Setup of harbor:
Design Convolution2D, start of the top module:
module Convolution2D(clk, rst, en_conv2d, base_result_addr, pix_base_addr, kernel_base_addr,
							in_pix, completed, pix_done, addrA, addrB, out_pix, kernel_weight
							);
Size in the first run: roughly 2000 cells after synthesis, about 170 flip-flops, ~140 I/O pins, roughly 0.018 mm2 of cells after synthesis.
Settings: LEC_CHECK=0, ABC_AREA=0, CAP_MARGIN=20, CORE_MARGIN=2, CORE_UTILIZATION=40, CTS_CLUSTER_DIAMETER=45, GPL_ROUTABILITY_DRIVEN=0, GPL_TIMING_DRIVEN=0, HOLD_SLACK_MARGIN=-0.07, MAX_ROUTING_LAYER=met4, MIN_ROUTING_LAYER=met2, PLACE_DENSITY_LB_ADDON=0.26, SLEW_MARGIN=5; clock period 10.0 ns.
run.sh (not shown) runs the stock make flow with config.mk's settings and CLKGATE_MAP_FILE=.
Input changes introduced in pepper (baseline for comparison: harbor):
- a deleted MIN_ROUTING_LAYER that had been met2
- a deleted MAX_ROUTING_LAYER that had been met4
- a change of CAP_MARGIN from 20 to 10
- an added CELL_PAD_IN_SITES_DETAIL_PLACEMENT of 2
- a deleted PLACE_DENSITY_LB_ADDON that had been 0.26
- a change of SLEW_MARGIN from 5 to 20
- a deleted GPL_TIMING_DRIVEN that had been 0
- a deleted ABC_AREA that had been 0
- a deleted GPL_ROUTABILITY_DRIVEN that had been 0
- a deleted HOLD_SLACK_MARGIN that had been -0.07
- a deleted CTS_CLUSTER_DIAMETER that had been 45
- Diff harbor -> pepper | count of TritonRoute iterations in the first routing pass | decrease of 6
- Between pepper and harbor, it is pepper whose post-layout instance area is lower, by 1.1%.
- pepper vs. harbor: synthesis-to-finish area growth -1.3 points.
- In the metrics for harbor and pepper, the one carrying the higher clock network area share is harbor.
- Of harbor and pepper, the run reporting the higher portion of the clock cycle consumed by the worst path in the final layout was harbor.
- pepper: placed wire-length estimate higher than harbor
- pepper ends up with a worst hold slack that is 0.0046 ns higher than in harbor.
- Summary of pepper over harbor: total global routing overflow flat, final cell count without fillers now smaller.
> inputs changed (pepper -> nickel)
- removing CELL_PAD_IN_SITES_DETAIL_PLACEMENT (formerly 2)
- setting CORE_ASPECT_RATIO to 0.5 for the first time
- setting CTS_CLUSTER_SIZE to 100 for the first time
- setting CTS_CLUSTER_DIAMETER to 154 for the first time
- setting HOLD_SLACK_MARGIN to 0.26 for the first time
- changing CORE_UTILIZATION from 40 to 66
- changing CAP_MARGIN from 10 to 20
- setting CELL_PAD_IN_SITES_GLOBAL_PLACEMENT to 0 for the first time
==> comparison <==
- nickel went all the way through synthesis, placement and routing and the layout is clean on timing, DRC and antenna.
- Cell count: nickel lower than pepper
- In nickel, non-clock buffer count is lower than in pepper.
- Against pepper, nickel comes in 3.7 MHz higher on achievable clock frequency.
- Per the comparison of nickel with pepper, final hold slack has decreased; core utilization at floorplan has increased.

---

## lane 1
Starting RTL as in the previous note.
Settings: LEC_CHECK=0, ABC_AREA=1, CAP_MARGIN=20, CORE_MARGIN=2, CORE_UTILIZATION=40, CTS_CLUSTER_DIAMETER=297, GPL_TIMING_DRIVEN=0, HOLD_SLACK_MARGIN=-0.07, MAX_ROUTING_LAYER=met4, MIN_ROUTING_LAYER=met2, PLACE_DENSITY_LB_ADDON=0.26, SLEW_MARGIN=5; clock period 10.0 ns.
Changes in lane 2 relative to lane 1:
Settings: TNS_END_PERCENT: unset -> 30; CTS_CLUSTER_DIAMETER: 297 -> 149; GPL_TIMING_DRIVEN: 0 -> unset; CTS_CLUSTER_SIZE: unset -> 98; CORE_UTILIZATION: 40 -> 46; CAP_MARGIN: 20 -> 10; HOLD_SLACK_MARGIN: -0.07 -> unset; MIN_ROUTING_LAYER: met2 -> unset; PLACE_DENSITY_LB_ADDON: 0.26 -> 0.2; SLEW_MARGIN: 5 -> 0; MAX_ROUTING_LAYER: met4 -> unset.
Having completed the whole flow, lane 2 delivered a layout that passed the timing, DRC and antenna checks. Routed wire length went down by more than 10% going from lane 1 to lane 2. Lane 2 against lane 1: total half-perimeter wirelength after legalization and detailed placement saw a decrease. Lane 1 reports its most crowded layer after global routing as met3 while lane 2 reports met2. Comparing lane 1 and lane 2, the higher register-to-register slack was measured on lane 2. Changes observed in lane 2 relative to lane 1: largest net degree at the start of global routing picked up an extra 27; signal arrival time at the worst endpoint went down; maximum clock insertion buffer count did not really move. Looking only at global-route wire length before repair, and setting everything else aside, the higher value of lane 1 and lane 2 goes to lane 1. Lane 2 ends up with a count of clock-buffer cells in the layout that is 1 higher than in lane 1.
Inputs modified between lane 2 and lane 3:
Settings: CELL_PAD_IN_SITES_GLOBAL_PLACEMENT now 2, previously not set; TNS_END_PERCENT no longer set, was 30; ABC_AREA no longer set, was 1; HOLD_SLACK_MARGIN now -0.08, previously not set; PLACE_DENSITY_LB_ADDON no longer set, was 0.2; CAP_MARGIN now 20, was 10; CORE_UTILIZATION now 40, was 46; CTS_CLUSTER_DIAMETER now 384, was 149; SLEW_MARGIN now 20, was 0; CTS_CLUSTER_SIZE now 32, was 98.
Results
Lane 3 finished all stages; the layout is clean. Summary of lane 3 over lane 2: synthesized chip area reported by yosys fell 1500 sq um; instance count on the critical path dropped 5; average size of a mapped cell increased by about 18% relative to the old numbers. Looking at library cell contributing the largest single delay on the critical path, the sky130_fd_sc_hd__fa_1 result is from lane 3; the sky130_fd_sc_hd__clkdlybuf4s50_1 one comes from lane 2. Against lane 2, die extent in x in lane 3 rose by a few percent.
